File: flow/design.v
`timescale 1ns / 1ps 
`timescale 1ns / 1ps
 `timescale 1ns / 1ps 
module muldiv#(parameter XLEN = 32)
(
    input                   clk_i,
    input                   rst_i,
    input  [XLEN-1 : 0]     a_i,
    input  [XLEN-1 : 0]     b_i,
    input                   req_i,
    input  [ 2 : 0]         operation_sel_i,
    output reg [XLEN-1 : 0] muldiv_result_o,
    output reg              ready_o
);
function [XLEN-1 : 0] abs;
    input [XLEN-1 : 0] num;
    abs = num[XLEN-1] ? -num : num;
endfunction
wire operation_mul, operation_mulh, operation_mulhsu, operation_mulhu,
     operation_div, operation_divu, operation_rem, operation_remu;
assign operation_mul = (operation_sel_i == 3'b000);
assign operation_mulh = (operation_sel_i == 3'b001);
assign operation_mulhsu = (operation_sel_i == 3'b010);
assign operation_mulhu = (operation_sel_i == 3'b011);
assign operation_div = (operation_sel_i == 3'b100);
assign operation_divu = (operation_sel_i == 3'b101);
assign operation_rem = (operation_sel_i == 3'b110);
assign operation_remu = (operation_sel_i == 3'b111);
wire is_divider, is_a_zero, is_b_zero,
     is_a_neg, is_b_neg, signed_adjust, mul_overflow;
assign is_divider = operation_sel_i[2];
assign is_a_zero = (a_i == 32'b0);
assign is_b_zero = (b_i == 32'b0);
assign is_a_neg  = a_i[31] & (operation_mulh | operation_mulhsu | operation_div | operation_rem);
assign is_b_neg  = b_i[31] & (operation_mulh | operation_div | operation_rem);
assign signed_adjust = is_a_neg ^ is_b_neg;
assign mul_overflow   = (is_a_neg & (a_i[30: 0] == 31'b0));
wire [XLEN-1 : 0] op_a, op_b;
assign op_a = ( | is_a_neg)? abs(a_i) : a_i;
assign op_b = ( | is_b_neg)? abs(b_i) : b_i;
wire              is_calc_done;
reg  [XLEN-1 : 0] reg32;
reg  [XLEN*2 : 0] result;        
reg  [ 5 : 0]     cnt;
reg  [XLEN-1 : 0]   op_a_r, op_b_r;
reg  [XLEN*2-1 : 0] fast_result, mul0, mul1;
reg  [ 1 : 0]       fast_mul_counter;
assign is_calc_done = !(operation_mul | operation_mulh | operation_mulhsu |
                        operation_mulhu)? ~|cnt : & fast_mul_counter;
wire [XLEN-1 : 0] mull, mulh, quotient, remainder;
assign mull = result[31 : 0];
assign mulh = result[63 : 32];
assign quotient = result[31 : 0];
assign remainder = result[64 : 33];
localparam S_IDLE        = 3'b000,
           S_CALC        = 3'b001,
           S_SIGN_ADJUST = 3'b010,
           S_DONE        = 3'b011,
           S_STALL       = 3'b100;
reg [2 : 0] S, S_nxt;
always @(posedge clk_i)
begin
    if (rst_i)
        S <= S_IDLE;
    else
        S <= S_nxt;
end
always @(*)
begin
    case (S)
        S_IDLE:
            S_nxt = (req_i)? (is_a_zero | is_b_zero)? S_DONE : S_CALC : S_IDLE;
        S_CALC:
            S_nxt = (is_calc_done)? S_SIGN_ADJUST : S_CALC;
        S_SIGN_ADJUST:
            S_nxt = S_DONE;
        S_DONE:
            S_nxt = S_IDLE;
        default:
            S_nxt = S_IDLE;
    endcase
end
wire mul_add = result[0];
wire div_sub = (result[63: 32] >= reg32);
wire [32 : 0] adder_opa, adder_opb;
assign adder_opa = is_divider ? -reg32 : reg32;
assign adder_opb = result[63: 32];
wire [32 : 0] adder_tmp = adder_opa + adder_opb;
wire [64 : 0] result_tmp = {adder_tmp, result[31: 0]};
always @(posedge clk_i)
begin
    if (rst_i || ((S == S_IDLE) & req_i)) begin
        fast_result <= 32'b0;
        fast_mul_counter <= 2'b0; 
    end
    else begin
        op_a_r <= op_a;
        op_b_r <= op_b;
        mul0 <= op_a_r * op_b_r;
        mul1 <= mul0;
        fast_result <= mul1;
        fast_mul_counter <= (& fast_mul_counter)? fast_mul_counter : fast_mul_counter + 1;
    end
end
always @(posedge clk_i)
begin
    if ( (S == S_IDLE) & req_i)
    begin
        if (is_divider)
        begin                        
            if (is_b_zero)
            begin                    
                result[64: 33] <= a_i;
                result[32]  <= 1'b0;
                result[31: 0] <= {32{1'b1}};
            end
            else
            begin
                cnt <= 'd32;
                reg32 <= op_b;
                result <= {1'b0, 32'b0, op_a};   
            end
        end
        else
        begin                        
            if (is_a_zero | is_b_zero)
            begin
                result <= 65'b0;
            end
            else
            begin
                cnt <= 'd31;
                reg32 <= op_a;
                result <= {1'b0, 32'b0, op_b};   
            end
        end
    end
    else if (S == S_CALC)
    begin
        cnt <= cnt - 'd1;
        if (is_divider)
        begin
            result <= (div_sub)? {result_tmp[63 : 0], 1'b1} : {result[63 : 0], 1'b0};
        end
        else
        begin
            result <= (mul_add)? {1'b0, result_tmp[64 : 1]} : {1'b0, result[64 : 1]};
        end
    end
    else if (S == S_SIGN_ADJUST)
    begin
        if (is_divider)
        begin
            result[64: 33] <= (is_a_neg)? -remainder : remainder;
            result[31: 0] <= (signed_adjust)? -quotient : quotient;
        end
        else
        begin
            result <= (operation_mulh | operation_mulhu)? (signed_adjust)? -fast_result : fast_result
                    : (operation_mulhsu)? (is_a_neg)? -fast_result : fast_result : fast_result;
        end
    end
end
always @(posedge clk_i)
begin
    if (S == S_DONE || S == S_STALL)
        ready_o <= 1;
    else
        ready_o <= 0;
end
always @(posedge clk_i)
begin
    if (S == S_DONE)
        muldiv_result_o <= ( {32{operation_mul}} & mull)
                      | ( {32{operation_mulh | operation_mulhsu | operation_mulhu}} & mulh)
                      | ( {32{operation_div | operation_divu}} & quotient)
                      | ( {32{operation_rem | operation_remu}} & remainder)
                      ;
    else
        muldiv_result_o <= muldiv_result_o;
end
endmodule
File: flow/run.sh
#!/bin/bash
# the make line also repeats each setting of config.mk as NAME=value (left out here)
make -C /OpenROAD-flow-scripts/flow DESIGN_CONFIG=/design/flow/config.mk WORK_HOME=/design/flow/orfs CLKGATE_MAP_FILE= finish
File: flow/config.mk
export PLATFORM = sky130hd
export DESIGN_NAME = muldiv
export DESIGN_NICKNAME = muldiv
export VERILOG_FILES = /design/flow/design.v
export SDC_FILE = /design/flow/constraint.sdc
export NUM_CORES = 4
export LEC_CHECK = 0
export CAP_MARGIN = 20
export CORE_MARGIN = 2
export CORE_UTILIZATION = 70
export PLACE_DENSITY = 0.6
export SLEW_MARGIN = 20
File: flow/constraint.sdc
create_clock -name core_clock -period 6.94 [get_ports {clk_i}]
set_input_delay 1.3880 -clock core_clock [delete_from_list [all_inputs] [get_ports {clk_i}]]
set_output_delay 1.3880 -clock core_clock [all_outputs]
set_load 0.01 [all_outputs]
==> results of run 1 <==
==> through the flow <==
stage	hold slack, ns	worst slack (ns)	util	cell area (um^2)
CTS	0.403	-0.584	0.793	63500
floorplan	0.400	-0.145	-	56600
finish	0.395	-0.836	0.806	64600
global route	0.411	-0.977	0.806	64600
global placement	0.401	-0.671	0.767	61500
detailed placement	0.405	-0.794	0.767	61500
==> routing by layer <==
layer / vias up / routed length (um) / share of wire / GRT usage
met1: 22700 / 62700 / 0.36 / 0.544
met5: - / 13 / 0.000074 / 0
li1: 19700 / - / - / -
met4: 2 / 13700 / 0.078 / 0.255
met3: 775 / 17900 / 0.10 / 0.0831
met2: 2788 / 80700 / 0.46 / 0.662
==> layout make-up <==
cell class | count | area, um^2 | share of cell area
tap | 1060 | 1330 | 0.0205
multi-input combinational | 4278 | 41200 | 0.637
antenna | 1 | 2.50 | 0.0000387
inverter | 964 | 3620 | 0.0560
clock buffer | 58 | 1200 | 0.0186
sequential | 398 | 11200 | 0.174
clock inverter | 22 | 263 | 0.00407
timing repair buffer | 604 | 5780 | 0.0895
==> what timing repair did <==
action                                  CTS  global route
cloned                                    2             3
setup buffers                            22            48
pin swaps                                35           108
gates resized                            95           179
endpoints found under the setup margin   37            42
hold buffers                              0             0
==> flow_metrics.env, run 1 <==
# source this file to load flow results
export IMPL_port_buffers=102
export IMPL_status="complete, but fails checks"
export IMPL_holdPathEnd="mul1[15]"
export IMPL_ys_sh_adder=0.393
export IMPL_period_used=1.12
export IMPL_fillers=5089
export IMPL_syn_avg_cell_area_um2=9.38
export IMPL_slew_violations=0
export IMPL_wl_per_cell_um=23.7
export IMPL_dp_hpwl_um=135000
export IMPL_hold_depth=0
export IMPL_grt_pass1_wl_um=265000
export IMPL_worst_slack_ns=-0.836
export IMPL_required_ns=7.27
export IMPL_ys_sh_xor=0.0452
export IMPL_ys_warn_count=1
export IMPL_cp_top_family="adder cells"
export IMPL_synth_flops=398
export IMPL_setup_tns_ns=-19.28
export IMPL_clock_sinks=398
export IMPL_mux_area_frac=0.0204
export IMPL_crit_slowest_cell="fa_1"
export IMPL_edf_count=326
export IMPL_simple_gate_share=0.166
export IMPL_routed_via_density=6.22
export IMPL_area_leaders="fa_1 32%, edfxtp_1 17%, ha_1 7.5%, and2_1 7.2%, inv_1 6.4%"
export IMPL_grt_pass1_vias=46500
export IMPL_arrival_ns=8.11
export IMPL_start_kind="flip-flop"
export IMPL_slowest_delay_ns=0.61
export IMPL_path_depth=24
export IMPL_synthFlopType="edfxtp_1"
export IMPL_cts_htree_levels=2
export IMPL_crit_chain="buf_6, buf_12, and2_4, fa_1, inv_2, fa_1, inv_1, fa_1, fa_2, fa_2, fa_1, fa_1, fa_1, ha_4, a21oi_1, o21ai_1, a21oi_1, o21ai_2, o21ai_2, nand4b_1, a21oi_2, o21a_2, o21ai_1, xnor2_1"
export IMPL_grt_setup_unrepaired="yes"
export IMPL_syn_inst=6006
export IMPL_critPathKind="reg2reg"
export IMPL_rows=104
export IMPL_clkTransAtPathRegs_ns=0.07
export IMPL_path_buffers=4
export IMPL_maxCapViolCount=0
export IMPL_topCombFamilyByArea="adder cells"
export IMPL_post_route_drc_count=0
export IMPL_dieWidth_um=288
export IMPL_top_cell_area_share=0.319
export IMPL_synth_cell_types=81
export IMPL_wl_um=175000
export IMPL_rr_startpoint="op_a_r[3]"
export IMPL_tritoncts="built"
export IMPL_fmax_ghz=0.129
export IMPL_hp_start="mul0[15]"
export IMPL_dieArea_mm2=0.0828
export IMPL_common_cells="960 x inv_1, 897 x fa_1, 680 x nand2_1, 648 x and2_1, 337 x clkbuf_1"
export IMPL_clk_latency_ns=0.61
export IMPL_route_vias_total=45900
export IMPL_final_cells=7385
export IMPL_fin_crit_ns=7.78
export IMPL_antenna_found_initial=3
export IMPL_reg2reg_slack_ns=-0.84
export IMPL_reg2reg_depth=24
export IMPL_synth_area_leader_cell="fa_1"
export IMPL_startpoint="op_a_r[3]"
export IMPL_async_flop_share=0
export IMPL_fp_util=0.703
export IMPL_drt_first_iter_violations=5307
export IMPL_gp_congestion=1.02
export IMPL_maxSlewHeadroom=0.242
export IMPL_fin_nets=7592
export IMPL_fin_skew_ns=0.0482
export IMPL_area_growth_pct=14.7
export IMPL_yosys_cells=6006
export IMPL_clock_path_buffers=3
export IMPL_yosys_stat_area_mm2=0.0564
export IMPL_coreArea_mm2=0.0802
export IMPL_drt_pass1_iter_count=6
export IMPL_dp_cells=7235
export IMPL_most_common_cell="inv_1"
export IMPL_critPathMostFrequentCell="fa_1"
export IMPL_setup_viol=39
export IMPL_fp_dieH_um=288
export IMPL_tool_warnings=37
export IMPL_yosysSeqAreaShare=0.199
export IMPL_hold_class="reg2reg"
export IMPL_path_max_fanout=15
export IMPL_hold_viol_final=0
export IMPL_so_faults="negative setup slack"
export IMPL_grtUsageTotal=0.421
export IMPL_netlist_area_mm2=0.0564
export IMPL_root_buffer="clkbuf_16"
export IMPL_antenna_left=0
export IMPL_endpoint="mul0[56]"
export IMPL_grt_overflow_total=0
export IMPL_aoi_share=0.0873
export IMPL_fp_nets=7309
export IMPL_r2r_end="mul0[56]"
export IMPL_tightest_slew_ns=1.13
export IMPL_pin_count=103
export IMPL_worst_setup_path_end_kind="flip-flop"
export IMPL_grt_max_degree=202
export IMPL_cts_buffers=43
==> inputs of run 2 (changes only) <==
Settings changed: CAP_MARGIN 20 to 10, CORE_UTILIZATION 70 to 72, PLACE_DENSITY 0.6 to not set, SETUP_SLACK_MARGIN set to -0.47, SLEW_MARGIN 20 to 30.
Clock period 6.94 ns to 6.35 ns, I/O delays scaled along.
==> run 2 against run 1 <==
Still fails the layout checks on negative setup slack. Synthesized cell count unchanged. Sequential share of layout area down 0.094 points. Clock-buffer cell count shrank 7. Wire length grew 7.3%.
==> flow_metrics.env, run 2 <==
# source this file to load flow results
export IMPL_path_buffers=6
export IMPL_synthFlopType="edfxtp_1"
export IMPL_slowest_delay_ns=0.60
export IMPL_drt_first_iter_violations=6011
export IMPL_cts_buffers=44
export IMPL_place_ws_ns=-1.27
export IMPL_topCombFamilyByArea="adder cells"
export IMPL_path_depth=25
export IMPL_clock_sinks=398
export IMPL_logic_area_mm2=0.0412
export IMPL_aoi_share=0.0873
export IMPL_clock_path_buffers=3
export IMPL_holdWs_ns=0.418
export IMPL_pin_count=103
export IMPL_fillers=4326
export IMPL_gp_congestion=1.07
export IMPL_endpoint="mul0[59]"
export IMPL_setup_viol=52
export IMPL_tritoncts="built"
export IMPL_syn_inst=6006
export IMPL_yosys_cells=6006
export IMPL_most_common_cell="inv_1"
export IMPL_period_used=1.22
export IMPL_hold_class="reg2reg"
export IMPL_yosys_stat_area_mm2=0.0564
export IMPL_netlist_area_mm2=0.0564
export IMPL_area_leaders="fa_1 32%, edfxtp_1 17%, ha_1 7.5%, and2_1 7.2%, inv_1 6.4%"
export IMPL_syn_avg_cell_area_um2=9.38
export IMPL_fp_dieH_um=284
export IMPL_crit_slowest_cell="fa_2"
export IMPL_fp_nets=7309
export IMPL_start_kind="flip-flop"
export IMPL_so_faults="negative setup slack"
export IMPL_fin_crit_ns=7.78
export IMPL_rr_startpoint="op_b_r[3]"
export IMPL_status="complete, but fails checks"
export IMPL_tool_warnings=37
export IMPL_r2r_end="mul0[59]"
export IMPL_ys_sh_xor=0.0452
export IMPL_slew_violations=0
export IMPL_ys_warn_count=1
export IMPL_drt_pass1_iter_count=11
export IMPL_rows=102
export IMPL_critPathMostFrequentCell="fa_1"
export IMPL_async_flop_share=0
export IMPL_simple_gate_share=0.166
export IMPL_grt_pass1_vias=49700
export IMPL_fmax_ghz=0.129
export IMPL_clk_latency_ns=0.62
export IMPL_clkTransAtPathRegs_ns=0.07
export IMPL_ctsHoldBuffers=0
export IMPL_maxSlewHeadroom=0.272
export IMPL_startpoint="op_b_r[3]"
export IMPL_grt_pass1_wl_um=284000
export IMPL_dp_hpwl_um=138000
export IMPL_hp_start="mul0[46]"
export IMPL_dieWidth_um=284
export IMPL_path_max_fanout=9
export IMPL_post_route_drc_count=0
export IMPL_grt_max_degree=155
export IMPL_synth_cell_types=81
export IMPL_antenna_found_initial=6
export IMPL_tightest_slew_ns=1.08
export IMPL_area_growth_pct=15.3
export IMPL_yosysSeqAreaShare=0.199
export IMPL_setup_tns_ns=-49.59
export IMPL_synth_flops=398
export IMPL_route_vias_total=47400
export IMPL_fp_util=0.728
export IMPL_reg2reg_slack_ns=-1.43
export IMPL_arrival_ns=8.14
export IMPL_top_cell_area_share=0.319
export IMPL_ys_sh_adder=0.393
export IMPL_hold_viol_final=0
export IMPL_required_ns=6.71
export IMPL_antenna_left=0
export IMPL_routed_via_density=6.40
export IMPL_worst_slack_ns=-1.43
export IMPL_grtUsageTotal=0.464
export IMPL_fin_skew_ns=0.0261
export IMPL_cts_htree_levels=2
export IMPL_hold_depth=0
export IMPL_cp_top_family="adder cells"
export IMPL_port_buffers=102
export IMPL_worst_setup_path_end_kind="flip-flop"
export IMPL_root_buffer="clkbuf_16"
export IMPL_edf_count=326
export IMPL_fin_nets=7623
export IMPL_holdPathEnd="mul1[46]"
export IMPL_grt_setup_unrepaired="yes"
export IMPL_mux_area_frac=0.0204
export IMPL_dieArea_mm2=0.0805
export IMPL_common_cells="960 x inv_1, 897 x fa_1, 680 x nand2_1, 648 x and2_1, 337 x clkbuf_1"
export IMPL_seq_area_mm2=0.0112
export IMPL_grt_overflow_total=0
export IMPL_wl_per_cell_um=25.4
export IMPL_synth_area_leader_cell="fa_1"
export IMPL_critPathKind="reg2reg"
export IMPL_reg2reg_depth=25
export IMPL_wl_um=188000
export IMPL_maxCapViolCount=0
export IMPL_coreArea_mm2=0.0775
run 2: layout make-up:
class | instances | area share
Sequential cell | 398 | 0.173
Inverter | 964 | 0.0557
Multi-Input combinational cell | 4278 | 0.634
Timing Repair Buffer | 634 | 0.0930
Clock inverter | 31 | 0.00603
Tap cell | 1040 | 0.0200
Antenna cell | 5 | 0.000193
Clock buffer | 51 | 0.0185
run 2: layer usage:
metal	track usage	wire, um
met1	0.571	62400
met2	0.726	85200
met3	0.116	22900
met4	0.320	17200
met5	0	30
run 2: timing repair:
| item | 4_1_cts | 5_1_grt |
|---|---|---|
| endpoints found under the hold margin | 0 | 0 |
| setup buffers | 54 | 18 |
| pin swaps | 59 | 45 |
| gates cloned | 6 | 0 |
| endpoints found under the setup margin | 42 | 47 |
| gates resized | 159 | 57 |
run 2: per-stage QoR:
step	instances	area [um^2]	util
2_1_floorplan	6006	56700	-
3_3_place_gp	7245	61700	0.797
3_5_place_dp	7246	61800	0.797
4_1_cts	7379	64600	0.834
5_1_grt	7400	65000	0.839
6_report	7401	65000	0.839
==> inputs of run 3 (changes only) <==
Settings changed: CAP_MARGIN 10 to 20, SETUP_SLACK_MARGIN -0.47 to 0.93, SLEW_MARGIN 30 to 20.
Clock period 6.35 ns to 6.95 ns, I/O delays scaled along.
==> run 3 against run 2 <==
The layout still fails its checks (negative setup slack). Synthesized cell count is the same. Final cell count shrank 0.51%. Clock skew grew 0.012 ns. Wire length shrank 2.1%. First-iteration DRC count shrank 5.3%. Synthesized area is the same. Highest routed layer unchanged.
==> flow_metrics.env, run 3 <==
# source this file to load flow results
export IMPL_startpoint="op_b_r[2]"
export IMPL_postLayoutCellArea_mm2=0.0652
export IMPL_tritoncts="built"
export IMPL_wl_um=184000
export IMPL_cts_htree_levels=2
export IMPL_hold_depth=0
export IMPL_rows=102
export IMPL_place_area_mm2=0.0616
export IMPL_clk_latency_ns=0.62
export IMPL_port_buffers=102
export IMPL_synth_area_leader_cell="fa_1"
export IMPL_fp_nets=7309
export IMPL_start_kind="flip-flop"
export IMPL_netlist_area_mm2=0.0564
export IMPL_antenna_left=0
export IMPL_path_depth=26
export IMPL_coreArea_mm2=0.0775
export IMPL_status="complete, but fails checks"
export IMPL_drt_first_iter_violations=5690
export IMPL_simple_gate_share=0.166
export IMPL_fmax_ghz=0.128
export IMPL_grt_max_degree=152
export IMPL_antenna_found_initial=3
export IMPL_maxCapViolCount=0
export IMPL_worst_setup_path_end_kind="flip-flop"
export IMPL_clock_sinks=398
export IMPL_fp_util=0.728
export IMPL_slowest_delay_ns=0.58
export IMPL_synth_cell_types=81
export IMPL_most_common_cell="inv_1"
export IMPL_topCombFamilyByArea="adder cells"
export IMPL_grt_pass1_wl_um=269000
export IMPL_aoi_share=0.0873
export IMPL_setup_viol=40
export IMPL_path_max_fanout=7
export IMPL_dieWidth_um=284
export IMPL_grt_overflow_total=0
export IMPL_dieArea_mm2=0.0805
export IMPL_tool_warnings=39
export IMPL_drt_pass1_iter_count=8
export IMPL_common_cells="960 x inv_1, 897 x fa_1, 680 x nand2_1, 648 x and2_1, 337 x clkbuf_1"
export IMPL_post_route_drc_count=0
export IMPL_yosysSeqAreaShare=0.199
export IMPL_ctsHoldBuffers=0
export IMPL_fin_nets=7589
export IMPL_so_faults="negative setup slack"
export IMPL_area_leaders="fa_1 32%, edfxtp_1 17%, ha_1 7.5%, and2_1 7.2%, inv_1 6.4%"
export IMPL_dp_hpwl_um=136000
export IMPL_cts_buffers=43
export IMPL_tightest_slew_ns=1.27
export IMPL_r2r_end="mul0[63]"
export IMPL_root_buffer="clkbuf_16"
export IMPL_hold_viol_final=0
export IMPL_fp_dieH_um=284
export IMPL_grtUsageTotal=0.438
export IMPL_ys_sh_xor=0.0452
export IMPL_route_vias_total=47300
export IMPL_clock_path_buffers=3
export IMPL_ys_sh_adder=0.393
export IMPL_fin_crit_ns=7.84
export IMPL_holdPathEnd="mul1[42]"
export IMPL_grt_pass1_vias=47900
export IMPL_mux_area_frac=0.0204
export IMPL_edf_count=326
export IMPL_routed_via_density=6.42
export IMPL_endpoint="mul0[63]"
export IMPL_grt_setup_unrepaired="yes"
export IMPL_hp_start="mul0[42]"
export IMPL_worst_slack_ns=-0.887
export IMPL_rr_startpoint="op_b_r[2]"
export IMPL_synth_flops=398
export IMPL_required_ns=7.30
export IMPL_gp_congestion=1.04
export IMPL_hold_class="reg2reg"
export IMPL_reg2reg_slack_ns=-0.89
export IMPL_top_cell_area_share=0.319
export IMPL_reg2reg_depth=26
export IMPL_yosys_cells=6006
export IMPL_wl_per_cell_um=24.9
export IMPL_synthFlopType="edfxtp_1"
export IMPL_crit_slowest_cell="fa_1"
export IMPL_yosys_stat_area_mm2=0.0564
export IMPL_arrival_ns=8.19
export IMPL_clkTransAtPathRegs_ns=0.07
export IMPL_syn_inst=6006
export IMPL_maxSlewHeadroom=0.152
export IMPL_syn_avg_cell_area_um2=9.38
export IMPL_async_flop_share=0
export IMPL_area_growth_pct=15.7
export IMPL_ys_warn_count=1
export IMPL_fin_skew_ns=0.0380
export IMPL_period_used=1.13
export IMPL_path_buffers=6
export IMPL_critPathMostFrequentCell="fa_1"
export IMPL_cp_top_family="adder cells"
export IMPL_critPathKind="reg2reg"
export IMPL_pin_count=103
export IMPL_slew_violations=0
run 3: metal layers:
layer,wire [um],GRT usage
met2,84000,0.689
met5,25,0
met1,61500,0.549
met4,17500,0.308
met3,20600,0.0843
run 3: repair_timing:
action,4_1_cts,5_1_grt
setup endpoints to repair,53,54
pin swaps,47,110
setup buffers,32,42
resized,89,193
cloned,1,4
run 3: final cells by class:
class / instances / area (um^2)
Antenna cell: 2 / 5.00
Clock buffer: 56 / 1190
Clock inverter: 24 / 368
Fill cell: 4238 / 12300
Inverter: 964 / 3620
Multi-Input combinational cell: 4278 / 41500
Sequential cell: 398 / 11200
Tap cell: 1040 / 1300
Timing Repair Buffer: 601 / 5970
run 3: stage by stage:
| step | hold WS (ns) | setup TNS, ns | instances | setup WS (ns) | util |
|---|---|---|---|---|---|
| after floorplan | 0.400 | -0.248 | 6006 | -0.147 | - |
| after global placement | 0.400 | -8.92 | 7202 | -0.534 | 0.796 |
| after detailed placement | 0.405 | -11.63 | 7202 | -0.632 | 0.796 |
| after CTS | 0.415 | -7.73 | 7315 | -0.432 | 0.825 |
| after global routing | 0.422 | -25.09 | 7361 | -1.02 | 0.841 |
| final | 0.416 | -19.73 | 7363 | -0.887 | 0.842 |
==> inputs of run 4 (changes only) <==
Settings changed: ABC_AREA set to 1, CELL_PAD_IN_SITES_DETAIL_PLACEMENT set to 0, CELL_PAD_IN_SITES_GLOBAL_PLACEMENT set to 0, CORE_UTILIZATION 72 to 24, CTS_CLUSTER_DIAMETER set to 30, CTS_CLUSTER_SIZE set to 14, GPL_TIMING_DRIVEN set to 0, PLACE_DENSITY_LB_ADDON set to 0.1, SETUP_SLACK_MARGIN 0.93 to -0.3, TNS_END_PERCENT set to 60.
Clock period 6.95 ns to 7.32 ns, I/O delays scaled along.
==> run 4 against run 3 <==
Still fails the layout checks on negative setup slack. First-iteration DRC count up 5.4%. Utilization down 55 points. Wire length up 80%. Critical path depth down 2. Cell area up 11%. Critical endpoint is now mul0[62]. Clock-buffer cell count up 67. Worst setup slack better by 0.70 ns. Worst hold slack worse by 0.025 ns. Global-route usage down 18 points.
==> flow_metrics.env, run 4 <==
# source this file to load flow results
export IMPL_drt_first_iter_violations=5995
export IMPL_wl_per_cell_um=28.0
export IMPL_rr_startpoint="op_b_r[2]"
export IMPL_syn_inst=8083
export IMPL_slew_violations=0
export IMPL_area_leaders="fa_1 30%, edfxtp_1 16%, nand2_1 13%, inv_1 13%, ha_1 6.9%"
export IMPL_yosys_stat_area_mm2=0.0606
export IMPL_clkTransAtPathRegs_ns=0.05
export IMPL_cts_buffers=99
export IMPL_grt_overflow_total=0
export IMPL_fmax_ghz=0.133
export IMPL_synth_flops=398
export IMPL_maxSlewHeadroom=0.201
export IMPL_fin_crit_ns=7.51
export IMPL_status="complete, but fails checks"
export IMPL_top_cell_area_share=0.296
export IMPL_path_buffers=6
export IMPL_clock_path_buffers=3
export IMPL_synthFlopType="edfxtp_1"
export IMPL_so_faults="negative setup slack"
export IMPL_hold_class="reg2reg"
export IMPL_edf_count=326
export IMPL_path_max_fanout=10
export IMPL_port_buffers=101
export IMPL_most_common_cell="nand2_1"
export IMPL_fin_skew_ns=0.0561
export IMPL_ys_warn_count=1
export IMPL_fp_util=0.241
export IMPL_topCombFamilyByArea="adder cells"
export IMPL_tritoncts="built"
export IMPL_reg2reg_depth=24
export IMPL_tool_warnings=29
export IMPL_crit_slowest_cell="fa_2"
export IMPL_arrival_ns=7.92
export IMPL_syn_avg_cell_area_um2=7.50
export IMPL_worst_setup_path_end_kind="flip-flop"
export IMPL_crit_chain="clkbuf_8, nand2_1, inv_1, fa_1, inv_1, fa_2, fa_2, fa_1, inv_1, fa_1, fa_2, fa_2, fa_2, ha_4, buf_4, nand2_1, nor2_1, inv_1, nor2_2, and3_4, nand3_1, nand3_4, a21oi_4, xor2_2"
export IMPL_holdWs_ns=0.391
export IMPL_startpoint="op_b_r[2]"
export IMPL_dieWidth_um=506
export IMPL_area_growth_pct=19.5
export IMPL_aoi_share=0.0587
export IMPL_holdPathEnd="mul1[38]"
export IMPL_reg2reg_slack_ns=-0.19
export IMPL_antenna_found_initial=22
export IMPL_r2r_end="mul0[62]"
export IMPL_period_used=1.03
export IMPL_fp_nets=9386
export IMPL_grt_pass1_wl_um=462000
export IMPL_clock_sinks=398
export IMPL_ys_sh_adder=0.366
export IMPL_wl_um=330000
export IMPL_hold_viol_final=0
export IMPL_yosys_cells=8083
export IMPL_grt_pass1_vias=56300
export IMPL_hold_depth=0
export IMPL_hp_start="mul0[38]"
export IMPL_common_cells="2177 x nand2_1, 2046 x inv_1, 897 x fa_1, 544 x nor2_1, 384 x nand3_1"
export IMPL_setup_viol=26
export IMPL_simple_gate_share=0.219
export IMPL_cp_top_family="adder cells"
export IMPL_gp_congestion=0.992
export IMPL_drt_pass1_iter_count=8
export IMPL_dp_hpwl_um=282000
export IMPL_grt_setup_unrepaired="yes"
export IMPL_dieArea_mm2=0.256
export IMPL_coreArea_mm2=0.251
export IMPL_rows=184
export IMPL_route_vias_total=56000
export IMPL_grt_max_degree=35
export IMPL_path_depth=24
export IMPL_async_flop_share=0
export IMPL_fp_dieH_um=506
export IMPL_worst_slack_ns=-0.190
export IMPL_synth_cell_types=55
export IMPL_critPathKind="reg2reg"
export IMPL_mux_area_frac=0
export IMPL_ys_sh_xor=0.0239
export IMPL_routed_via_density=4.74
export IMPL_start_kind="flip-flop"
export IMPL_pin_count=103
export IMPL_netlist_area_mm2=0.0606
export IMPL_endpoint="mul0[62]"
export IMPL_slowest_delay_ns=0.70
export IMPL_maxCapViolCount=0
export IMPL_post_route_drc_count=0
export IMPL_ctsHoldBuffers=0
export IMPL_cts_htree_levels=3
export IMPL_fin_nets=9672
export IMPL_required_ns=7.73
export IMPL_critPathMostFrequentCell="fa_2"
export IMPL_clk_latency_ns=0.70
export IMPL_yosysSeqAreaShare=0.185
export IMPL_root_buffer="clkbuf_16"
export IMPL_antenna_left=0
export IMPL_synth_area_leader_cell="fa_1"
export IMPL_grtUsageTotal=0.260
export IMPL_tightest_slew_ns=1.19
==> run 4: layout make-up <==
cell class / count / area (um^2)
clock buffers: 123 / 2590
repair buffers: 247 / 3030
fillers: 27700 / 179000
clock inverters: 61 / 806
diodes: 3 / 7.51
multi-input cells: 5324 / 41100
flip-flops and latches: 398 / 11200
inverters: 2060 / 7750
plain buffers: 239 / 1670
well taps: 3348 / 4190
==> run 4: what timing repair did <==
item | 4_1_cts | 5_1_grt
gates cloned | 0 | 6
pin swaps | 22 | 35
endpoints found under the hold margin | 0 | 0
resized | 351 | 175
setup endpoints to repair | 47 | 35
buffers inserted | 88 | 30
==> run 4: stage by stage <==
stage | setup WS (ns) | cells | utilization | setup TNS (ns) | cell area [um^2]
2_1_floorplan | 0.815 | 8083 | - | 0 | 60600
3_3_place_gp | -2.24 | 11500 | 0.262 | -292.58 | 65800
3_5_place_dp | -2.00 | 11600 | 0.265 | -62.02 | 66500
4_1_cts | -0.298 | 11800 | 0.287 | -7.17 | 72000
5_1_grt | -0.309 | 11800 | 0.288 | -8.31 | 72400
6_report | -0.190 | 11800 | 0.288 | -2.55 | 72400
==> run 4: per-layer routing <==
layer / vias up / GRT usage / share of wire
met5: - / 0 / 0.000082
met4: 4 / 0.0653 / 0.029
met3: 315 / 0.0622 / 0.092
met2: 2311 / 0.384 / 0.42
met1: 28600 / 0.377 / 0.46
li1: 24800 / - / -
==> inputs of run 5 (changes only) <==
Settings changed: ABC_AREA 1 to not set, CELL_PAD_IN_SITES_GLOBAL_PLACEMENT 0 to not set, CORE_MARGIN 2 to 8, CORE_UTILIZATION 24 to 61, CTS_CLUSTER_DIAMETER 30 to not set, CTS_CLUSTER_SIZE 14 to 96, GPL_ROUTABILITY_DRIVEN set to 0, GPL_TIMING_DRIVEN 0 to not set, HOLD_SLACK_MARGIN set to 0.06, PLACE_DENSITY_LB_ADDON 0.1 to 0.23, SETUP_SLACK_MARGIN -0.3 to 3.07, TNS_END_PERCENT 60 to not set.
Clock period 7.32 ns to 10.8 ns, I/O delays scaled along.
==> run 5 against run 4 <==
The run now finishes clean. Clock-buffer cell count decreased by 71. Die area down 60%. Global-route usage rose by 6.5 points. Synthesized cell count is 26% lower.
==> flow_metrics.env, run 5 <==
# source this file to load flow results
export IMPL_place_area_mm2=0.0582
export IMPL_worst_setup_path_end_kind="flip-flop"
export IMPL_path_max_fanout=32
export IMPL_r2r_end="mul0[63]"
export IMPL_synth_flops=398
export IMPL_maxSlewHeadroom=0.264
export IMPL_grt_overflow_total=0
export IMPL_drt_pass1_iter_count=8
export IMPL_edf_count=326
export IMPL_dieArea_mm2=0.102
export IMPL_port_buffers=102
export IMPL_wl_um=169000
export IMPL_drt_first_iter_violations=4789
export IMPL_path_depth=25
export IMPL_synth_area_leader_cell="fa_1"
export IMPL_wl_per_cell_um=23.5
export IMPL_area_growth_pct=9.72
export IMPL_slowest_delay_ns=0.58
export IMPL_clkTransAtPathRegs_ns=0.06
export IMPL_yosys_cells=6006
export IMPL_aoi_share=0.0873
export IMPL_tightest_slew_ns=1.10
export IMPL_grt_setup_unrepaired="yes"
export IMPL_ys_sh_adder=0.393
export IMPL_path_buffers=5
export IMPL_tool_warnings=35
export IMPL_pin_count=103
export IMPL_ctsHoldBuffers=0
export IMPL_setup_tns_ns=0
export IMPL_arrival_ns=8.02
export IMPL_final_core_util=0.675
export IMPL_fin_skew_ns=0.0602
export IMPL_grtUsageTotal=0.324
export IMPL_rows=111
export IMPL_grt_pass1_wl_um=259000
export IMPL_endpoint="mul0[63]"
export IMPL_required_ns=11.15
export IMPL_period_used=0.710
export IMPL_yosys_stat_area_mm2=0.0564
export IMPL_setup_viol=0
export IMPL_syn_inst=6006
export IMPL_hold_viol_final=0
export IMPL_dieWidth_um=320
export IMPL_common_cells="960 x inv_1, 897 x fa_1, 680 x nand2_1, 648 x and2_1, 337 x clkbuf_1"
export IMPL_tritoncts="built"
export IMPL_fp_nets=7309
export IMPL_synth_cell_types=81
export IMPL_postLayoutCellArea_mm2=0.0618
export IMPL_maxCapViolCount=0
export IMPL_syn_avg_cell_area_um2=9.38
export IMPL_grt_max_degree=188
export IMPL_holdPathEnd="mul1[15]"
export IMPL_critPathMostFrequentCell="fa_1"
export IMPL_ys_sh_xor=0.0452
export IMPL_ys_warn_count=1
export IMPL_route_vias_total=44400
export IMPL_fin_nets=7296
export IMPL_top_cell_area_share=0.319
export IMPL_dp_hpwl_um=123000
export IMPL_reg2reg_depth=25
export IMPL_netlist_area_mm2=0.0564
export IMPL_antenna_left=0
export IMPL_clock_sinks=398
export IMPL_hp_start="mul0[15]"
export IMPL_grt_pass1_vias=45400
export IMPL_most_common_cell="inv_1"
export IMPL_simple_gate_share=0.166
export IMPL_area_leaders="fa_1 32%, edfxtp_1 17%, ha_1 7.5%, and2_1 7.2%, inv_1 6.4%"
export IMPL_clock_path_buffers=3
export IMPL_post_route_drc_count=0
export IMPL_yosysSeqAreaShare=0.199
export IMPL_synthFlopType="edfxtp_1"
export IMPL_holdWs_ns=0.390
export IMPL_slew_violations=0
export IMPL_antenna_found_initial=4
export IMPL_fin_crit_ns=7.67
export IMPL_reg2reg_slack_ns=3.13
export IMPL_status="complete, no violations"
export IMPL_fillers=6882
export IMPL_coreArea_mm2=0.0917
export IMPL_cp_top_family="adder cells"
export IMPL_async_flop_share=0
export IMPL_fmax_ghz=0.130
export IMPL_startpoint="op_b_r[17]"
export IMPL_cts_buffers=44
export IMPL_hold_class="reg2reg"
export IMPL_topCombFamilyByArea="adder cells"
export IMPL_crit_slowest_cell="fa_1"
export IMPL_cts_htree_levels=2
export IMPL_critPathKind="reg2reg"
export IMPL_fp_dieH_um=320
export IMPL_root_buffer="clkbuf_16"
export IMPL_hold_depth=0
export IMPL_rr_startpoint="op_b_r[17]"
export IMPL_routed_via_density=6.15
export IMPL_start_kind="flip-flop"
export IMPL_mux_area_frac=0.0204
export IMPL_fp_util=0.615
export IMPL_clk_latency_ns=0.62
==> run 5: metal layers <==
| metal | GRT usage | part of all wire |
|---|---|---|
| met1 | 0.415 | 0.37 |
| met4 | 0.172 | 0.068 |
| met5 | 0 | 0.00020 |
| met2 | 0.520 | 0.46 |
| met3 | 0.0669 | 0.11 |
==> run 5: area by class of cell <==
type | count | area (um^2) | area share
tap | 1186 | 1480 | 0.0240
sequential | 398 | 11200 | 0.182
multi-input combinational | 4278 | 40700 | 0.659
clock inverter | 30 | 445 | 0.00720
clock buffer | 52 | 1170 | 0.0190
timing repair buffer | 307 | 3140 | 0.0508
inverter | 964 | 3620 | 0.0585
antenna | 2 | 5.00 | 0.0000809
==> run 5: repair_timing <==
action / CTS / global route
setup endpoints to repair: 36 / 24
pin swaps: 6 / 64
buffers inserted: 56 / 56
endpoints found under the hold margin: 0 / 0
cloned: 0 / 5
resized: 43 / 146
==> run 5: through the flow <==
step                      cells  setup WS [ns]
after floorplan            6006           3.18
after global placement     7016           2.19
after detailed placement   7016           1.98
after CTS                  7154           3.08
after global routing       7215           2.94
final                      7217           3.13
==> inputs of run 6 (changes only) <==
Settings changed: CAP_MARGIN 20 to 10, CELL_PAD_IN_SITES_DETAIL_PLACEMENT 0 to not set, CORE_MARGIN 8 to 2, CORE_UTILIZATION 61 to 72, CTS_CLUSTER_SIZE 96 to 90, GPL_ROUTABILITY_DRIVEN 0 to not set, HOLD_SLACK_MARGIN 0.06 to not set, PLACE_DENSITY_LB_ADDON 0.23 to 0.11, SETUP_SLACK_MARGIN 3.07 to 1.86, SLEW_MARGIN 20 to 30.
Clock period 10.8 ns to 6.44 ns, I/O delays scaled along.
==> run 6 against run 5 <==
Now fails the layout checks on negative setup slack. Maximum frequency fell by 1.6%. Utilization rose by 18 points. Clock skew down 0.024 ns. First-iteration DRC count up 32%. Synthesized cell count did not move. Via count increased by 8.0%. Non-clock buffer count is 369 higher. Wire length increased by 12%. Worst hold slack improved by 0.017 ns. Global-route usage rose by 14 points.
==> flow_metrics.env, run 6 <==
# source this file to load flow results
export IMPL_status="complete, but fails checks"
export IMPL_so_faults="negative setup slack"
export IMPL_clk_latency_ns=0.59
export IMPL_fin_crit_ns=7.79
export IMPL_reg2reg_slack_ns=-1.35
export IMPL_slowest_delay_ns=0.56
export IMPL_area_growth_pct=17.5
export IMPL_clock_path_buffers=3
export IMPL_hold_class="reg2reg"
export IMPL_yosysSeqAreaShare=0.199
export IMPL_endpoint="mul0[32]"
export IMPL_clock_sinks=398
export IMPL_cp_top_family="adder cells"
export IMPL_fin_skew_ns=0.0362
export IMPL_cts_buffers=41
export IMPL_routed_via_density=6.45
export IMPL_crit_slowest_cell="fa_1"
export IMPL_r2r_end="mul0[32]"
export IMPL_pin_count=103
export IMPL_syn_avg_cell_area_um2=9.38
export IMPL_slew_violations=0
export IMPL_root_buffer="clkbuf_16"
export IMPL_cts_htree_levels=2
export IMPL_place_ws_ns=-1.32
export IMPL_async_flop_share=0
export IMPL_required_ns=6.74
export IMPL_grt_use_met2=0.717
export IMPL_ys_warn_count=1
export IMPL_edf_count=326
export IMPL_post_route_drc_count=0
export IMPL_dieArea_mm2=0.0805
export IMPL_tool_warnings=34
export IMPL_gp_congestion=1.05
export IMPL_ys_sh_xor=0.0452
export IMPL_coreArea_mm2=0.0775
export IMPL_path_max_fanout=5
export IMPL_hp_start="mul0[19]"
export IMPL_grtUsageTotal=0.461
export IMPL_synthFlopType="edfxtp_1"
export IMPL_common_cells="960 x inv_1, 897 x fa_1, 680 x nand2_1, 648 x and2_1, 337 x clkbuf_1"
export IMPL_dieWidth_um=284
export IMPL_grt_max_degree=165
export IMPL_fp_dieH_um=284
export IMPL_period_used=1.21
export IMPL_netlist_area_mm2=0.0564
export IMPL_arrival_ns=8.09
export IMPL_fmax_ghz=0.128
export IMPL_antenna_left=0
export IMPL_top_cell_area_share=0.319
export IMPL_reg2reg_depth=29
export IMPL_rows=102
export IMPL_critPathKind="reg2reg"
export IMPL_setup_viol=51
export IMPL_most_common_cell="inv_1"
export IMPL_synth_cell_types=81
export IMPL_area_leaders="fa_1 32%, edfxtp_1 17%, ha_1 7.5%, and2_1 7.2%, inv_1 6.4%"
export IMPL_rr_startpoint="op_b_r[7]"
export IMPL_yosys_stat_area_mm2=0.0564
export IMPL_aoi_share=0.0873
export IMPL_syn_inst=6006
export IMPL_tightest_slew_ns=1.06
export IMPL_hold_depth=0
export IMPL_start_kind="flip-flop"
export IMPL_yosys_cells=6006
export IMPL_fin_nets=7662
export IMPL_port_buffers=102
export IMPL_ys_sh_adder=0.393
export IMPL_final_core_util=0.855
export IMPL_grt_setup_unrepaired="yes"
export IMPL_maxSlewHeadroom=0.289
export IMPL_dp_cells=7223
export IMPL_tritoncts="built"
export IMPL_path_buffers=11
export IMPL_hold_viol_final=0
export IMPL_dp_hpwl_um=137000
export IMPL_synth_flops=398
export IMPL_met3_usage=0.109
export IMPL_worst_setup_path_end_kind="flip-flop"
export IMPL_path_depth=29
export IMPL_worst_slack_ns=-1.35
export IMPL_mux_area_frac=0.0204
export IMPL_synth_area_leader_cell="fa_1"
export IMPL_grt_pass1_wl_um=282000
export IMPL_grt_use_met1=0.571
export IMPL_route_vias_total=47900
export IMPL_topCombFamilyByArea="adder cells"
export IMPL_fp_util=0.728
export IMPL_fp_nets=7309
export IMPL_antenna_found_initial=12
export IMPL_wl_per_cell_um=25.5
export IMPL_startpoint="op_b_r[7]"
export IMPL_final_cells=7435
export IMPL_wl_um=190000
export IMPL_clkTransAtPathRegs_ns=0.07
export IMPL_maxCapViolCount=0
export IMPL_grt_pass1_vias=49000
export IMPL_grt_busiest_layer="met2"
export IMPL_ctsHoldBuffers=0
export IMPL_drt_pass1_iter_count=9
export IMPL_drt_first_iter_violations=6300
export IMPL_holdPathEnd="mul1[19]"
export IMPL_simple_gate_share=0.166
export IMPL_grt_overflow_total=0
export IMPL_critPathMostFrequentCell="fa_1"
[run 6: what timing repair did]
action	4_1_cts	5_1_grt
setup buffers	96	29
cloned	5	2
gates resized	240	164
setup endpoints to repair	151	129
pin swaps	149	95
endpoints found under the hold margin	0	0
[run 6: layer usage]
layer  part of all wire  vias up
met5            0.00048        -
met4              0.099       12
met3               0.12     1153
met2               0.45     3698
met1               0.33    23300
li1                   -    19800
[run 6: cell type report]
cell class,count,area (um^2)
multi-input combinational,4278,42100
inverter,964,3620
tap,1040,1300
antenna,3,7.51
clock inverter,17,168
timing repair buffer,676,6530
clock buffer,59,1230
sequential,398,11200
fill,4149,11200
[run 6: metrics by stage]
step / setup TNS (ns) / hold WS (ns) / area (um^2)
after floorplan: -10.85 / 0.400 / 56900
after global routing: -48.28 / 0.423 / 66200
after detailed placement: -32.60 / 0.405 / 61700
after global placement: -27.83 / 0.401 / 61700
final: -41.26 / 0.407 / 66200
after CTS: -30.03 / 0.412 / 65100
==> inputs of run 7 (changes only) <==
Settings changed: CTS_CLUSTER_SIZE 90 to not set, PLACE_DENSITY_LB_ADDON 0.11 to not set, SETUP_SLACK_MARGIN 1.86 to 0.94, TNS_END_PERCENT set to 5.
==> run 7 against run 6 <==
Still fails the layout checks on negative setup slack. Clock skew fell by 0.011 ns. Utilization fell by 3.0 points. Synthesized cell count did not move. Global-route usage fell by 2.5 points. Final cell count fell by 0.98%. Cell area fell by 3.5%. Non-clock buffer count fell by 84. First-iteration DRC count fell by 20%. Worst setup slack improved by 0.20 ns. Critical endpoint is now mul0[60].
==> flow_metrics.env, run 7 <==
# source this file to load flow results
export IMPL_path_depth=29
export IMPL_post_route_drc_count=0
export IMPL_hp_start="mul0[42]"
export IMPL_crit_slowest_cell="edfxtp_1"
export IMPL_clock_path_buffers=3
export IMPL_required_ns=6.77
export IMPL_startpoint="op_b_r[3]"
export IMPL_mux_area_frac=0.0204
export IMPL_wl_um=173000
export IMPL_synth_flops=398
export IMPL_grt_pass1_wl_um=269000
export IMPL_gp_congestion=1.03
export IMPL_antenna_left=0
export IMPL_so_faults="negative setup slack"
export IMPL_path_buffers=10
export IMPL_most_common_cell="inv_1"
export IMPL_wl_per_cell_um=23.5
export IMPL_arrival_ns=7.92
export IMPL_rows=102
export IMPL_fmax_ghz=0.132
export IMPL_fp_nets=7309
export IMPL_pin_count=103
export IMPL_topCombFamilyByArea="adder cells"
export IMPL_routed_via_density=6.25
export IMPL_critPathMostFrequentCell="fa_1"
export IMPL_logic_area_mm2=0.0409
export IMPL_critPathKind="reg2reg"
export IMPL_tritoncts="built"
export IMPL_setup_viol=51
export IMPL_async_flop_share=0
export IMPL_holdPathEnd="mul1[42]"
export IMPL_start_kind="flip-flop"
export IMPL_antenna_found_initial=5
export IMPL_simple_gate_share=0.166
export IMPL_fin_nets=7579
export IMPL_netlist_area_mm2=0.0564
export IMPL_ys_warn_count=1
export IMPL_hold_viol_final=0
export IMPL_fp_dieH_um=284
export IMPL_cp_top_family="adder cells"
export IMPL_yosysSeqAreaShare=0.199
export IMPL_hold_depth=0
export IMPL_clock_sinks=398
export IMPL_slew_violations=0
export IMPL_route_vias_total=46000
export IMPL_period_used=1.18
export IMPL_worst_slack_ns=-1.15
export IMPL_grt_max_degree=144
export IMPL_place_area_mm2=0.0615
export IMPL_tool_warnings=39
export IMPL_common_cells="960 x inv_1, 897 x fa_1, 680 x nand2_1, 648 x and2_1, 337 x clkbuf_1"
export IMPL_final_core_util=0.825
export IMPL_drt_pass1_iter_count=9
export IMPL_grt_pass1_vias=48300
export IMPL_grt_setup_unrepaired="yes"
export IMPL_hold_class="reg2reg"
export IMPL_reg2reg_slack_ns=-1.15
export IMPL_endpoint="mul0[60]"
export IMPL_maxSlewHeadroom=0.316
export IMPL_rr_startpoint="op_b_r[3]"
export IMPL_fin_crit_ns=7.59
export IMPL_yosys_cells=6006
export IMPL_coreArea_mm2=0.0775
export IMPL_slowest_delay_ns=0.55
export IMPL_dieWidth_um=284
export IMPL_tightest_slew_ns=1.02
export IMPL_r2r_end="mul0[60]"
export IMPL_seq_area_mm2=0.0112
export IMPL_port_buffers=102
export IMPL_dp_hpwl_um=136000
export IMPL_fin_skew_ns=0.0253
export IMPL_dieArea_mm2=0.0805
export IMPL_drt_first_iter_violations=5052
export IMPL_grtUsageTotal=0.435
export IMPL_edf_count=326
export IMPL_ys_sh_xor=0.0452
export IMPL_cts_buffers=42
export IMPL_area_leaders="fa_1 32%, edfxtp_1 17%, ha_1 7.5%, and2_1 7.2%, inv_1 6.4%"
export IMPL_ys_sh_adder=0.393
export IMPL_fp_util=0.728
export IMPL_fillers=4583
export IMPL_yosys_stat_area_mm2=0.0564
export IMPL_area_growth_pct=13.3
export IMPL_top_cell_area_share=0.319
export IMPL_path_max_fanout=6
export IMPL_synth_area_leader_cell="fa_1"
export IMPL_syn_avg_cell_area_um2=9.38
export IMPL_status="complete, but fails checks"
export IMPL_clkTransAtPathRegs_ns=0.06
export IMPL_cts_htree_levels=2
export IMPL_reg2reg_depth=29
export IMPL_root_buffer="clkbuf_16"
export IMPL_postLayoutCellArea_mm2=0.0639
export IMPL_synthFlopType="edfxtp_1"
export IMPL_maxCapViolCount=0
export IMPL_aoi_share=0.0873
export IMPL_clk_latency_ns=0.59
export IMPL_worst_setup_path_end_kind="flip-flop"
export IMPL_synth_cell_types=81
export IMPL_syn_inst=6006
export IMPL_grt_overflow_total=0
## run 7: repair_timing
item | CTS | global route
gates resized | 92 | 89
cloned | 0 | 1
endpoints found under the setup margin | 55 | 63
buffers inserted | 15 | 12
hold endpoints to repair | 0 | 0
hold buffers | 0 | 0
pin swaps | 57 | 56
## run 7: cell type report
| cell class | instances | area share |
|---|---|---|
| clock buffer | 59 | 0.0186 |
| timing repair buffer | 592 | 0.0858 |
| antenna | 12 | 0.000470 |
| sequential | 398 | 0.176 |
| tap | 1040 | 0.0204 |
| inverter | 964 | 0.0566 |
| multi-input combinational | 4278 | 0.640 |
| clock inverter | 19 | 0.00276 |
## run 7: through the flow
step           worst slack, ns  TNS (ns)  instances  hold WS, ns
5_1_grt                  -1.36    -44.35       7351        0.423
3_5_place_dp             -1.48    -42.77       7243        0.405
2_1_floorplan            -1.08    -23.00       6006        0.400
4_1_cts                  -1.08    -32.69       7336        0.409
3_3_place_gp             -1.30    -37.05       7243        0.401
6_report                 -1.15    -35.73       7362        0.406
## run 7: routing by layer
| metal | track usage | part of all wire | vias to the layer above |
|---|---|---|---|
| met3 | 0.105 | 0.11 | 819 |
| met1 | 0.547 | 0.35 | 22500 |
| met4 | 0.259 | 0.076 | 2 |
| li1 | - | - | 19600 |
| met2 | 0.691 | 0.46 | 3014 |
| met5 | 0 | 0.000075 | - |
==> inputs of run 8 (changes only) <==
Settings changed: CELL_PAD_IN_SITES_GLOBAL_PLACEMENT set to 0, CORE_MARGIN 2 to 3, CORE_UTILIZATION 72 to 71, CTS_CLUSTER_SIZE set to 31, PLACE_DENSITY set to 0.78, SETUP_SLACK_MARGIN 0.94 to 1.18, SLEW_MARGIN 30 to 20, TNS_END_PERCENT 5 to 70.
Clock period 6.44 ns to 8.07 ns, I/O delays scaled along.
==> run 8 against run 7 <==
Now clean on timing, DRC and antenna. Clock-buffer cell count up 5. Die area up 2.8%. Wire length up 6.6%. Critical path type unchanged.
==> flow_metrics.env, run 8 <==
# source this file to load flow results
export IMPL_status="complete, no violations"
export IMPL_slowest_delay_ns=0.59
export IMPL_pin_count=103
export IMPL_yosys_stat_area_mm2=0.0564
export IMPL_maxSlewHeadroom=0.203
export IMPL_gp_congestion=1.00
export IMPL_fin_skew_ns=0.0307
export IMPL_root_buffer="clkbuf_16"
export IMPL_dieArea_mm2=0.0828
export IMPL_path_depth=28
export IMPL_critPathMostFrequentCell="fa_1"
export IMPL_dp_cells=6948
export IMPL_setup_tns_ns=0
export IMPL_simple_gate_share=0.166
export IMPL_antenna_left=0
export IMPL_ys_sh_adder=0.393
export IMPL_hold_viol_final=0
export IMPL_place_ws_ns=-0.0501
export IMPL_period_used=0.982
export IMPL_dieWidth_um=288
export IMPL_startpoint="op_b_r[2]"
export IMPL_synth_flops=398
export IMPL_syn_avg_cell_area_um2=9.38
export IMPL_syn_inst=6006
export IMPL_reg2reg_depth=28
export IMPL_routed_wl_met3_um=23800
export IMPL_fmax_ghz=0.126
export IMPL_grt_pass1_wl_um=272000
export IMPL_maxCapViolCount=0
export IMPL_fp_util=0.722
export IMPL_arrival_ns=8.26
export IMPL_clkTransAtPathRegs_ns=0.07
export IMPL_mux_area_frac=0.0204
export IMPL_area_growth_pct=13.6
export IMPL_crit_slowest_cell="fa_1"
export IMPL_r2r_end="mul0[59]"
export IMPL_cp_top_family="adder cells"
export IMPL_yosysSeqAreaShare=0.199
export IMPL_cts_htree_levels=2
export IMPL_hold_class="reg2reg"
export IMPL_worst_slack_ns=0.145
export IMPL_edf_count=326
export IMPL_required_ns=8.41
export IMPL_clock_path_buffers=3
export IMPL_top_cell_area_share=0.319
export IMPL_clock_sinks=398
export IMPL_area_leaders="fa_1 32%, edfxtp_1 17%, ha_1 7.5%, and2_1 7.2%, inv_1 6.4%"
export IMPL_grtUsageTotal=0.435
export IMPL_drt_first_iter_violations=5630
export IMPL_rr_startpoint="op_b_r[2]"
export IMPL_wl_met2_um=81400
export IMPL_netlist_area_mm2=0.0564
export IMPL_holdWs_ns=0.417
export IMPL_setup_viol=0
export IMPL_path_buffers=9
export IMPL_holdPathEnd="mul1[60]"
export IMPL_cts_buffers=43
export IMPL_synth_cell_types=81
export IMPL_route_vias_total=46600
export IMPL_dp_hpwl_um=128000
export IMPL_async_flop_share=0
export IMPL_grt_setup_unrepaired="yes"
export IMPL_fin_crit_ns=7.92
export IMPL_coreArea_mm2=0.0781
export IMPL_met1Wirelength_um=62300
export IMPL_post_route_drc_count=0
export IMPL_clk_latency_ns=0.61
export IMPL_grt_overflow_total=0
export IMPL_path_max_fanout=6
export IMPL_grt_max_degree=205
export IMPL_rows=102
export IMPL_ys_warn_count=1
export IMPL_reg2reg_slack_ns=0.15
export IMPL_hp_start="mul0[60]"
export IMPL_synthFlopType="edfxtp_1"
export IMPL_most_common_cell="inv_1"
export IMPL_start_kind="flip-flop"
export IMPL_wl_per_cell_um=25.4
export IMPL_fp_dieH_um=288
export IMPL_endpoint="mul0[59]"
export IMPL_fin_nets=7481
export IMPL_worst_setup_path_end_kind="flip-flop"
export IMPL_synth_area_leader_cell="fa_1"
export IMPL_tool_warnings=37
export IMPL_grt_pass1_vias=47000
export IMPL_tritoncts="built"
export IMPL_common_cells="960 x inv_1, 897 x fa_1, 680 x nand2_1, 648 x and2_1, 337 x clkbuf_1"
export IMPL_routed_top_layer="met5"
export IMPL_critPathKind="reg2reg"
export IMPL_final_cells=7256
export IMPL_slew_violations=0
export IMPL_fillers=4696
export IMPL_fp_nets=7309
export IMPL_tightest_slew_ns=1.19
export IMPL_ys_sh_xor=0.0452
export IMPL_yosys_cells=6006
export IMPL_routed_via_density=6.43
export IMPL_drt_pass1_iter_count=7
export IMPL_port_buffers=102
export IMPL_hold_depth=0
export IMPL_aoi_share=0.0873
export IMPL_topCombFamilyByArea="adder cells"
export IMPL_wl_um=184000
export IMPL_antenna_found_initial=7
[run 8: metal layers]
layer  GRT usage  vias to the layer above
met3       0.114                      970
met1       0.551                    22800
met2       0.669                     3405
li1            -                    19500
met5           0                        -
met4       0.278                        6
[run 8: layout make-up]
| cell class | count | area, um^2 | share of cell area |
|---|---|---|---|
| Sequential cell | 398 | 11200 | 0.175 |
| Clock inverter | 16 | 191 | 0.00299 |
| Clock buffer | 64 | 1280 | 0.0200 |
| Tap cell | 1040 | 1300 | 0.0203 |
| Timing Repair Buffer | 493 | 5100 | 0.0797 |
| Multi-Input combinational cell | 4278 | 41300 | 0.645 |
| Inverter | 964 | 3620 | 0.0565 |
| Antenna cell | 3 | 7.51 | 0.000117 |
[run 8: per-stage QoR]
stage / instance area, um^2 / util
after detailed placement: 58900 / 0.754
after global placement: 58900 / 0.754
after global routing: 64000 / 0.820
final: 64000 / 0.820
after floorplan: 56400 / -
after CTS: 63000 / 0.806
[run 8: timing repair]
action / CTS / global route
pin swaps: 132 / 112
gates cloned: 11 / 3
resized: 225 / 150
hold buffers: 0 / 0
setup endpoints to repair: 43 / 43
setup buffers: 144 / 67
==> inputs of run 9 (changes only) <==
Settings changed: CAP_MARGIN 10 to 20, CELL_PAD_IN_SITES_GLOBAL_PLACEMENT 0 to not set, CORE_MARGIN 3 to 2, CORE_UTILIZATION 71 to 64, CTS_CLUSTER_SIZE 31 to not set, PLACE_DENSITY 0.78 to not set, SETUP_SLACK_MARGIN 1.18 to 1.8, TNS_END_PERCENT 70 to not set.
Clock period 8.07 ns to 6.15 ns, I/O delays scaled along.
==> run 9 against run 8 <==
Now fails the layout checks on negative setup slack. Wire length decreased by 4.9%. Sequential share of layout area decreased by 0.63 points. Utilization decreased by 5.7 points. Worst setup slack got worse by 1.5 ns. Clock skew increased by 0.027 ns. Critical path type unchanged. Critical endpoint is now mul0[63]. Highest routed layer unchanged.
==> flow_metrics.env, run 9 <==
# source this file to load flow results
export IMPL_cts_buffers=44
export IMPL_critPathMostFrequentCell="fa_1"
export IMPL_period_used=1.22
export IMPL_aoi_share=0.0873
export IMPL_required_ns=6.48
export IMPL_simple_gate_share=0.166
export IMPL_synth_area_leader_cell="fa_1"
export IMPL_fp_nets=7309
export IMPL_wl_um=175000
export IMPL_worst_setup_path_end_kind="flip-flop"
export IMPL_start_kind="flip-flop"
export IMPL_ys_sh_adder=0.393
export IMPL_synthFlopType="edfxtp_1"
export IMPL_rows=108
export IMPL_path_buffers=6
export IMPL_root_buffer="clkbuf_16"
export IMPL_clk_latency_ns=0.63
export IMPL_topCombFamilyByArea="adder cells"
export IMPL_area_growth_pct=17.8
export IMPL_ys_sh_xor=0.0452
export IMPL_ys_warn_count=1
export IMPL_hold_viol_final=0
export IMPL_status="complete, but fails checks"
export IMPL_grt_overflow_total=0
export IMPL_tightest_slew_ns=1.28
export IMPL_drt_pass1_iter_count=8
export IMPL_hp_start="mul0[19]"
export IMPL_fp_util=0.648
export IMPL_route_vias_total=45500
export IMPL_startpoint="op_a_r[8]"
export IMPL_dp_hpwl_um=138000
export IMPL_gp_congestion=0.999
export IMPL_so_faults="negative setup slack"
export IMPL_pin_count=103
export IMPL_arrival_ns=7.85
export IMPL_setup_tns_ns=-46.40
export IMPL_tritoncts="built"
export IMPL_worst_slack_ns=-1.38
export IMPL_area_leaders="fa_1 32%, edfxtp_1 17%, ha_1 7.5%, and2_1 7.2%, inv_1 6.4%"
export IMPL_reg2reg_slack_ns=-1.38
export IMPL_maxCapViolCount=0
export IMPL_yosys_stat_area_mm2=0.0564
export IMPL_drt_first_iter_violations=4518
export IMPL_holdPathEnd="mul1[19]"
export IMPL_grtUsageTotal=0.391
export IMPL_yosysSeqAreaShare=0.199
export IMPL_syn_avg_cell_area_um2=9.38
export IMPL_fin_crit_ns=7.53
export IMPL_path_max_fanout=24
export IMPL_wl_per_cell_um=23.2
export IMPL_antenna_found_initial=4
export IMPL_grt_max_degree=98
export IMPL_edf_count=326
export IMPL_clock_sinks=398
export IMPL_fin_nets=7675
export IMPL_common_cells="960 x inv_1, 897 x fa_1, 680 x nand2_1, 648 x and2_1, 337 x clkbuf_1"
export IMPL_r2r_end="mul0[63]"
export IMPL_ctsHoldBuffers=0
export IMPL_grt_setup_unrepaired="yes"
export IMPL_dieArea_mm2=0.0905
export IMPL_clkTransAtPathRegs_ns=0.07
export IMPL_synth_flops=398
export IMPL_grt_pass1_wl_um=269000
export IMPL_async_flop_share=0
export IMPL_crit_slowest_cell="fa_2"
export IMPL_netlist_area_mm2=0.0564
export IMPL_fin_skew_ns=0.0577
export IMPL_mux_area_frac=0.0204
export IMPL_dieWidth_um=301
export IMPL_setup_viol=52
export IMPL_antenna_left=0
export IMPL_fp_dieH_um=301
export IMPL_synth_cell_types=81
export IMPL_coreArea_mm2=0.0870
export IMPL_most_common_cell="inv_1"
export IMPL_grt_pass1_vias=46600
export IMPL_reg2reg_depth=26
export IMPL_maxSlewHeadroom=0.140
export IMPL_postLayoutCellArea_mm2=0.0664
export IMPL_post_route_drc_count=0
export IMPL_rr_startpoint="op_a_r[8]"
export IMPL_port_buffers=102
export IMPL_routed_via_density=6.01
export IMPL_slowest_delay_ns=0.61
export IMPL_hold_class="reg2reg"
export IMPL_place_area_mm2=0.0623
export IMPL_endpoint="mul0[63]"
export IMPL_cp_top_family="adder cells"
export IMPL_path_depth=26
export IMPL_syn_inst=6006
export IMPL_fmax_ghz=0.133
export IMPL_cts_htree_levels=2
export IMPL_critPathKind="reg2reg"
export IMPL_slew_violations=0
export IMPL_place_ws_ns=-1.52
export IMPL_yosys_cells=6006
export IMPL_tool_warnings=33
export IMPL_top_cell_area_share=0.319
export IMPL_clock_path_buffers=3
export IMPL_hold_depth=0
[run 9: area by class of cell]
class,instances,area (um^2)
tap,1155,1450
antenna,5,12.5
multi-input combinational,4278,42100
clock buffer,54,1190
clock inverter,26,328
timing repair buffer,686,6530
fill,6201,20600
sequential,398,11200
inverter,964,3620
[run 9: repair_timing]
action	4_1_cts	5_1_grt
resized	203	150
gates cloned	2	1
buffers inserted	64	40
pin swaps	126	66
endpoints found under the setup margin	144	178
[run 9: layer usage]
layer  GRT usage  part of all wire
met1       0.503              0.37
met2       0.624              0.47
met3      0.0644             0.089
met4       0.242             0.078
met5           0          0.000097
[run 9: through the flow]
step           hold slack [ns]  utilization  instances
6_report                 0.407        0.763       7566
5_1_grt                  0.413        0.763       7562
4_1_cts                  0.408        0.750       7520
3_5_place_dp             0.405        0.716       7374
3_3_place_gp             0.401        0.716       7374
2_1_floorplan            0.400            -       6006
